==> v31 <==
==> flow/design.v <==
`timescale 1ns / 1ps
module ALU_ACC(
    input         clk,
    input         rst_n,
    input         C8,     
    input         C9,     
    input         C13,    
    input         C15,    
    input         C16,    
    input         C17,    
    input         C18,    
    input         C19,    
    input         C20,    
    input         C21,    
    input  [15:0] BR_out,
    output [15:0] ALU_out,
    output reg [3:0] ALUflags  
    );
    reg [15:0] ACC;
    assign ALU_out = ACC;
    wire signed [15:0] sACC = ACC;
    wire signed [15:0] sBR  = BR_out;
    wire signed [31:0] prod = sACC * sBR;
    wire [16:0] sum  = {1'b0, ACC} + {1'b0, BR_out};
    wire [16:0] diff = {1'b0, ACC} - {1'b0, BR_out};
    wire [15:0] quot = (BR_out == 16'b0) ? 16'hFFFF : ACC / BR_out;
    reg  [15:0] res;
    always @(*) begin
        if (C17)      res = ACC >> 1;
        else if (C18) res = ACC << 1;
        else if (C19) res = ACC & BR_out;
        else if (C20) res = ACC | BR_out;
        else          res = ~ACC;
    end
    always @(posedge clk or negedge rst_n) begin
        if (!rst_n) begin
            ACC      <= 16'b0;
            ALUflags <= 4'b0;
        end
        else begin
            if (C8) begin
                ACC      <= 16'b0;
                ALUflags <= {1'b1, 3'b0};
            end
            else if (C9) begin
                ACC <= sum[15:0];
                ALUflags[3] <= (sum[15:0] == 16'b0);
                ALUflags[2] <= sum[16];
                ALUflags[1] <= (ACC[15] == BR_out[15]) && (sum[15] != ACC[15]);
                ALUflags[0] <= sum[15];
            end
            else if (C13) begin
                ACC <= diff[15:0];
                ALUflags[3] <= (diff[15:0] == 16'b0);
                ALUflags[2] <= (ACC < BR_out);
                ALUflags[1] <= (ACC[15] != BR_out[15]) && (diff[15] != ACC[15]);
                ALUflags[0] <= diff[15];
            end
            else if (C15) begin
                ACC <= prod[15:0];
                ALUflags[3] <= (prod[15:0] == 16'b0);
                ALUflags[2] <= 1'b0;
                ALUflags[1] <= (prod[31:16] != {16{prod[15]}});
                ALUflags[0] <= prod[15];
            end
            else if (C16) begin
                ACC <= quot;
                ALUflags[3] <= (quot == 16'b0);
                ALUflags[2] <= 1'b0;
                ALUflags[1] <= 1'b0;
                ALUflags[0] <= quot[15];
            end
            else if (C17 | C18 | C19 | C20 | C21) begin
                ACC <= res;
                ALUflags[3] <= (res == 16'b0);
                ALUflags[2] <= 1'b0;
                ALUflags[1] <= 1'b0;
                ALUflags[0] <= res[15];
            end
        end
    end
endmodule
`timescale 1ns / 1ps
    module BR(
    input clk,
    input rst_n,
    input C7,
    input [15:0] MBR_out,
    output [15:0] BR_out
    );
    reg [15:0] BRr;
    assign BR_out = BRr;
    always@(posedge clk or negedge rst_n) begin
        if(!rst_n) begin
            BRr <= 16'b0;
        end
        else begin
            if(C7) begin
                BRr <= MBR_out;  
            end
            else begin
                BRr <= BRr;
            end
        end
    end
endmodule
`timescale 1ns / 1ps
module IR(
    input clk,
    input rst_n,
    input C4,
    input [15:0] MBR_out,
    output [7:0] IR_out
    );
    reg [7:0] IRr;
    assign IR_out = IRr;
    always@(posedge clk or negedge rst_n) begin
        if(!rst_n) begin
            IRr <= 8'b0;
        end
        else begin
            if(C4) begin
                IRr <= MBR_out[15:8];
            end
            else begin
                IRr <= IRr;
            end
        end
    end
endmodule
`timescale 1ns / 1ps
module MAR(
    input clk,
    input rst_n,
    input C5,
    input C10,
    input [15:0] MBR_out,
    input [7:0] PC_out,
    output [7:0] MAR_out_memory
    );
    reg [7:0] MARr;
    assign MAR_out_memory = MARr;
    always@(posedge clk or negedge rst_n) begin
        if(!rst_n) begin
            MARr <= 8'b0;
        end
        else begin
            if(C5) begin
                MARr <= MBR_out[7:0];
            end
            else if(C10) begin
                MARr <= PC_out;
            end
            else begin
                MARr <= MARr;
            end
        end
    end
endmodule
`timescale 1ns / 1ps
module MBR(
    input clk,
    input rst_n,
    input C3,
    input C11,
    input C12,
    input [15:0] ALU_out,
    input [15:0] MBR_in_memory,
    output [15:0] MBR_out,
    output reg [15:0] MBR_out_memory
    );
    reg [15:0] MBRr;
    assign MBR_out = MBRr;
    always@(posedge clk or negedge rst_n) begin
        if(!rst_n) begin
            MBRr <= 16'b0;
        end
        else begin
            if(C3) begin
                MBRr <= MBR_in_memory;
            end
            else if(C12) begin
                MBRr <= ALU_out;
            end
            else begin
                MBRr <= MBRr;
            end
            if(C11) begin
                MBR_out_memory <= MBRr;
            end
        end
    end
endmodule
`timescale 1ns / 1ps
module PC(
    input clk,
    input rst_n,
    input C6,
    input C14,
    input [15:0] MBR_out,
    output [7:0] PC_out
    );
    reg [7:0] PCr;
    assign PC_out = PCr;
    always@(posedge clk or negedge rst_n) begin
        if(!rst_n) begin
            PCr <= 8'b0;
        end
        else begin
            if(C14) begin
                PCr <= MBR_out[15:8];  
            end
            else if(C6) begin
                PCr <= PCr + 1'b1;  
            end
            else begin
                PCr <= PCr;
            end
        end
    end
endmodule
`timescale 1ns / 1ps
module bitcruncher_dp(
    input         clk,
    input         rst_n,
    input  [21:0] ctrl,             
    input  [15:0] MBR_in_memory,
    output [7:0]  MAR_out_memory,
    output [15:0] MBR_out_memory,
    output [7:0]  IR_out,
    output [3:0]  ALUflags
    );
    wire [21:0] Control_Signals = ctrl;
    wire [15:0] MBR_out;
    wire [15:0] BR_out;
    wire [15:0] ALU_out;
    wire [7:0]  PC_out;
    MAR u_MAR(
    .clk     ( clk     ),
    .rst_n   ( rst_n   ),
    .C5      ( Control_Signals[5]  ),
    .C10     ( Control_Signals[10] ),
    .MBR_out ( MBR_out ),
    .PC_out  ( PC_out  ),
    .MAR_out_memory ( MAR_out_memory )
    );
    MBR u_MBR(
    .clk           ( clk           ),
    .rst_n         ( rst_n         ),
    .C3            ( Control_Signals[3]  ),
    .C11           ( Control_Signals[11] ),
    .C12           ( Control_Signals[12] ),
    .ALU_out       ( ALU_out       ),
    .MBR_in_memory ( MBR_in_memory ),
    .MBR_out       ( MBR_out       ),
    .MBR_out_memory ( MBR_out_memory )
    );
    ALU_ACC u_ALU_ACC(
    .clk     ( clk     ),
    .rst_n   ( rst_n   ),
    .C8      ( Control_Signals[8]  ),
    .C9      ( Control_Signals[9]  ),
    .C13     ( Control_Signals[13] ),
    .C15     ( Control_Signals[15] ),
    .C16     ( Control_Signals[16] ),
    .C17     ( Control_Signals[17] ),
    .C18     ( Control_Signals[18] ),
    .C19     ( Control_Signals[19] ),
    .C20     ( Control_Signals[20] ),
    .C21     ( Control_Signals[21] ),
    .BR_out  ( BR_out  ),
    .ALU_out ( ALU_out ),
    .ALUflags ( ALUflags )
    );
    PC u_PC(
    .clk     ( clk     ),
    .rst_n   ( rst_n   ),
    .C6      ( Control_Signals[6]  ),
    .C14     ( Control_Signals[14] ),
    .MBR_out ( MBR_out ),
    .PC_out  ( PC_out  )
    );
    IR u_IR(
    .clk     ( clk     ),
    .rst_n   ( rst_n   ),
    .C4      ( Control_Signals[4] ),
    .MBR_out ( MBR_out ),
    .IR_out  ( IR_out  )
    );
    BR u_BR(
    .clk     ( clk     ),
    .rst_n   ( rst_n   ),
    .C7      ( Control_Signals[7] ),
    .MBR_out ( MBR_out ),
    .BR_out  ( BR_out  )
    );
endmodule
==> flow/run.sh <==
#!/bin/bash
# the make line also repeats each setting of config.mk as NAME=value (left out here)
make -C /OpenROAD-flow-scripts/flow DESIGN_CONFIG=/design/flow/config.mk WORK_HOME=/design/flow/orfs CLKGATE_MAP_FILE= finish
==> flow/config.mk <==
export PLATFORM = sky130hd
export DESIGN_NAME = bitcruncher_dp
export DESIGN_NICKNAME = bitcruncher_dp
export VERILOG_FILES = /design/flow/design.v
export SDC_FILE = /design/flow/constraint.sdc
export NUM_CORES = 4
export LEC_CHECK = 0
export CAP_MARGIN = 40
export CORE_MARGIN = 2
export CORE_UTILIZATION = 65
export CTS_CLUSTER_SIZE = 39
export GPL_ROUTABILITY_DRIVEN = 1
export MAX_ROUTING_LAYER = met4
export SETUP_SLACK_MARGIN = 2.29
export SLEW_MARGIN = 20
export TNS_END_PERCENT = 75
==> flow/constraint.sdc <==
create_clock -name core_clock -period 27.1 [get_ports {clk}]
set_input_delay 5.4200 -clock core_clock [delete_from_list [all_inputs] [get_ports {clk}]]
set_output_delay 5.4200 -clock core_clock [all_outputs]
set_load 0.01 [all_outputs]
==> v22: changes against v31 <==
==> flow/config.mk (replaced) <==
export PLATFORM = sky130hd
export DESIGN_NAME = bitcruncher_dp
export DESIGN_NICKNAME = bitcruncher_dp
export VERILOG_FILES = /design/flow/design.v
export SDC_FILE = /design/flow/constraint.sdc
export NUM_CORES = 4
export LEC_CHECK = 0
export CAP_MARGIN = 20
export CORE_MARGIN = 2
export CORE_UTILIZATION = 58
export SLEW_MARGIN = 20
==> flow/constraint.sdc (replaced) <==
create_clock -name core_clock -period 35.5 [get_ports {clk}]
set_input_delay 7.1000 -clock core_clock [delete_from_list [all_inputs] [get_ports {clk}]]
set_output_delay 7.1000 -clock core_clock [all_outputs]
set_load 0.01 [all_outputs]
==> v38: changes against v31 <==
--- a/flow/config.mk
+++ b/flow/config.mk
@@ -7,7 +7,8 @@
 export LEC_CHECK = 0
 export CAP_MARGIN = 40
 export CORE_MARGIN = 2
-export CORE_UTILIZATION = 65
+export CORE_UTILIZATION = 71
+export CTS_CLUSTER_DIAMETER = 27
 export CTS_CLUSTER_SIZE = 39
 export GPL_ROUTABILITY_DRIVEN = 1
 export MAX_ROUTING_LAYER = met4
==> comparison table <==
metric	v31	v22	v38
Run status	failed layout checks	complete, no violations	did not finish
Failing step	-	-	global routing (5_1_grt)
Layout check failures	negative setup slack	-	-
Critical path data required time	27.39 ns	35.79 ns	-
Largest contributor to cell area by class	combinational gates	combinational gates	-
CTS tree	done	done	-
Number of setup buffers added after CTS	124	0	102
Final Cell Area	0.0294 sq mm	0.0245 sq mm	-
Number of antenna cells inserted	11	3	-
Worst hold-check path type	reg2reg	reg2reg	-
Startpoint kind of the worst setup timing path	flip-flop	flip-flop	-
Core Util at FP	66.3%	59.2%	72.6%
Cell depth of the worst min-delay path	1	1	-
Multi-input combinational area share	69.3%	76.4%	-
Area enclosed by the die boundary	0.0369 sq mm	0.0413 sq mm	0.0339 sq mm
Seq/total area	8.02%	9.61%	-
Capturing point of the worst reg2reg path	u_ALU_ACC.ALUflags[3]$_DFFE_PN0P_	u_ALU_ACC.ALUflags[3]$_DFFE_PN0P_	-
Number of vias per cell	7.17	6.34	-

---

==> 10-22: inputs <==
// bitcruncher_dp: RTL as listed in full above, without the edits since
export LEC_CHECK = 0
export CAP_MARGIN = 20
export CORE_ASPECT_RATIO = 0.5
export CORE_MARGIN = 2
export CORE_UTILIZATION = 72
export CTS_CLUSTER_DIAMETER = 366
export CTS_CLUSTER_SIZE = 100
export SETUP_SLACK_MARGIN = -1.81
export SLEW_MARGIN = 20
create_clock -name core_clock -period 20.4 [get_ports {clk}]
run.sh (not shown) runs the stock make flow with config.mk's settings and CLKGATE_MAP_FILE=.
==> inputs of 05-26, as changes to 10-22 <==
ABC_AREA = 1   (was unset)
CORE_ASPECT_RATIO = unset   (was 0.5)
CTS_CLUSTER_DIAMETER = 166   (was 366)
CTS_CLUSTER_SIZE = 99   (was 100)
PLACE_DENSITY = 0.42   (was unset)
SETUP_SLACK_MARGIN = 2.59   (was -1.81)
==> flow/constraint.sdc (replaced) <==
create_clock -name core_clock -period 28.9 [get_ports {clk}]
set_input_delay 5.7800 -clock core_clock [delete_from_list [all_inputs] [get_ports {clk}]]
set_output_delay 5.7800 -clock core_clock [all_outputs]
set_load 0.01 [all_outputs]
==> inputs of 06-16, as changes to 10-22 <==
ABC_AREA = 1   (was unset)
CORE_ASPECT_RATIO = 1.97   (was 0.5)
CORE_UTILIZATION = 48   (was 72)
CTS_CLUSTER_DIAMETER = 107   (was 366)
CTS_CLUSTER_SIZE = 97   (was 100)
PLACE_DENSITY = 0.42   (was unset)
SETUP_SLACK_MARGIN = unset   (was -1.81)
TNS_END_PERCENT = 15   (was unset)
==> flow/constraint.sdc (replaced) <==
create_clock -name core_clock -period 40.0 [get_ports {clk}]
set_input_delay 8.0000 -clock core_clock [delete_from_list [all_inputs] [get_ports {clk}]]
set_output_delay 8.0000 -clock core_clock [all_outputs]
set_load 0.01 [all_outputs]
==> results.yml <==
# generated from flow reports
outcome:
  status: "complete, no violations"
place:
  gp_congestion: 1.04
  preCtsSetupSlack_ns: 1.54
yosys:
  yosysTopAreaCellShare: 0.220
  synthTopCellsByCount: "762 x nand2_1, 689 x inv_1, 271 x ha_1"
  yosys_area_sq_um: 24000
floorplanning:
  die_h_um: 187
clocking:
  cts_resized: 12
-- figures above: 05-26

==> results.yml <==
# implementation run metrics
yosys:
  yosysTopAreaCellShare: 0.230
place:
  gp_congestion: 1.08
  preCtsSetupSlack_ns: -5.30
floorplanning:
  die_h_um: 130
outcome:
  error_line: "[ERROR GRT-0232] Routing congestion too high. Check the congestion heatmap in the GUI."
  status: "stopped before the end"
  lastStage: "global routing"
-- figures above: 10-22

==> results.yml <==
# generated from flow reports
outcome:
  status: "complete, no violations"
floorplanning:
  die_h_um: 318
yosys:
  synthTopCellsByCount: "762 x nand2_1, 689 x inv_1, 271 x ha_1"
  yosysTopAreaCellShare: 0.220
  yosys_area_sq_um: 24000
-- figures above: 06-16


---

==> exp/lagoon: inputs <==
// bitcruncher_dp: RTL as listed in full above, without the edits since
clock: 19.9 ns
lec_check: 0
abc_area: 1
cap_margin: 20
core_margin: 2
core_utilization: 66
cts_cluster_diameter: 166
cts_cluster_size: 99
place_density: 0.42
setup_slack_margin: 2.59
slew_margin: 20
tns_end_percent: 10
==> exp/sierra (differences from exp/lagoon) <==
Settings changed: ABC_AREA 1 to not set, CORE_MARGIN 2 to 8, CORE_UTILIZATION 66 to 40, CTS_CLUSTER_DIAMETER 166 to 336, CTS_CLUSTER_SIZE 99 to not set, PLACE_DENSITY 0.42 to not set, SETUP_SLACK_MARGIN 2.59 to not set, SLEW_MARGIN 20 to 40, TNS_END_PERCENT 10 to 85.
==> flow/constraint.sdc (replaced) <==
create_clock -name core_clock -period 40.0 [get_ports {clk}]
set_input_delay 8.0000 -clock core_clock [delete_from_list [all_inputs] [get_ports {clk}]]
set_output_delay 8.0000 -clock core_clock [all_outputs]
set_load 0.01 [all_outputs]
==> exp/quartz (differences from exp/lagoon) <==
Settings changed: ABC_AREA 1 to not set, CORE_UTILIZATION 66 to 65, CTS_CLUSTER_DIAMETER 166 to 341, CTS_CLUSTER_SIZE 99 to not set, PLACE_DENSITY 0.42 to not set, SETUP_SLACK_MARGIN 2.59 to not set, TNS_END_PERCENT 10 to not set.
==> flow/constraint.sdc (replaced) <==
create_clock -name core_clock -period 26.2 [get_ports {clk}]
set_input_delay 5.2400 -clock core_clock [delete_from_list [all_inputs] [get_ports {clk}]]
set_output_delay 5.2400 -clock core_clock [all_outputs]
set_load 0.01 [all_outputs]
==> flow_summary.ini <==
; flow metrics
[synth]
synthCells = 3362
mux_area_share_pct = 0.370
synth.area.top_cells = fa_1, ha_1, nand2_1

[run_status]
stop_error = [ERROR GRT-0232] Routing congestion too high. Check the congestion heatmap in the GUI.
status = aborted with a tool error
failing_step = global routing (5_1_grt)

[global_routing]
overflow = 1514

[die]
chipArea_um2 = 37900
That was exp/lagoon.
==> flow_summary.ini <==
; flow metrics
[drt]
drt_pass1_iterations = 6

[global_routing]
overflow = 0

[synth]
mux_area_share_pct = 3.89
synthCells = 2850

[setup_path]
worstPathRequired_ns = 40.30

[worst_hold_path]
hold_path_depth = 1

[run_status]
status = no timing/DRC/antenna violations
That was exp/sierra.
==> flow_summary.ini <==
; flow metrics
[synth]
mux_area_share_pct = 3.89
synthCells = 2850

[final_timing]
finalMaxSlewViolations = 0
max_freq_mhz = 35.0
finalSetupViolCount = 3
worst_slack_ns = -2.39

[run_status]
check.faults = setup timing
status = complete, but fails checks

[global_routing]
overflow = 0

[drt]
drt_pass1_iterations = 8
That was exp/quartz.
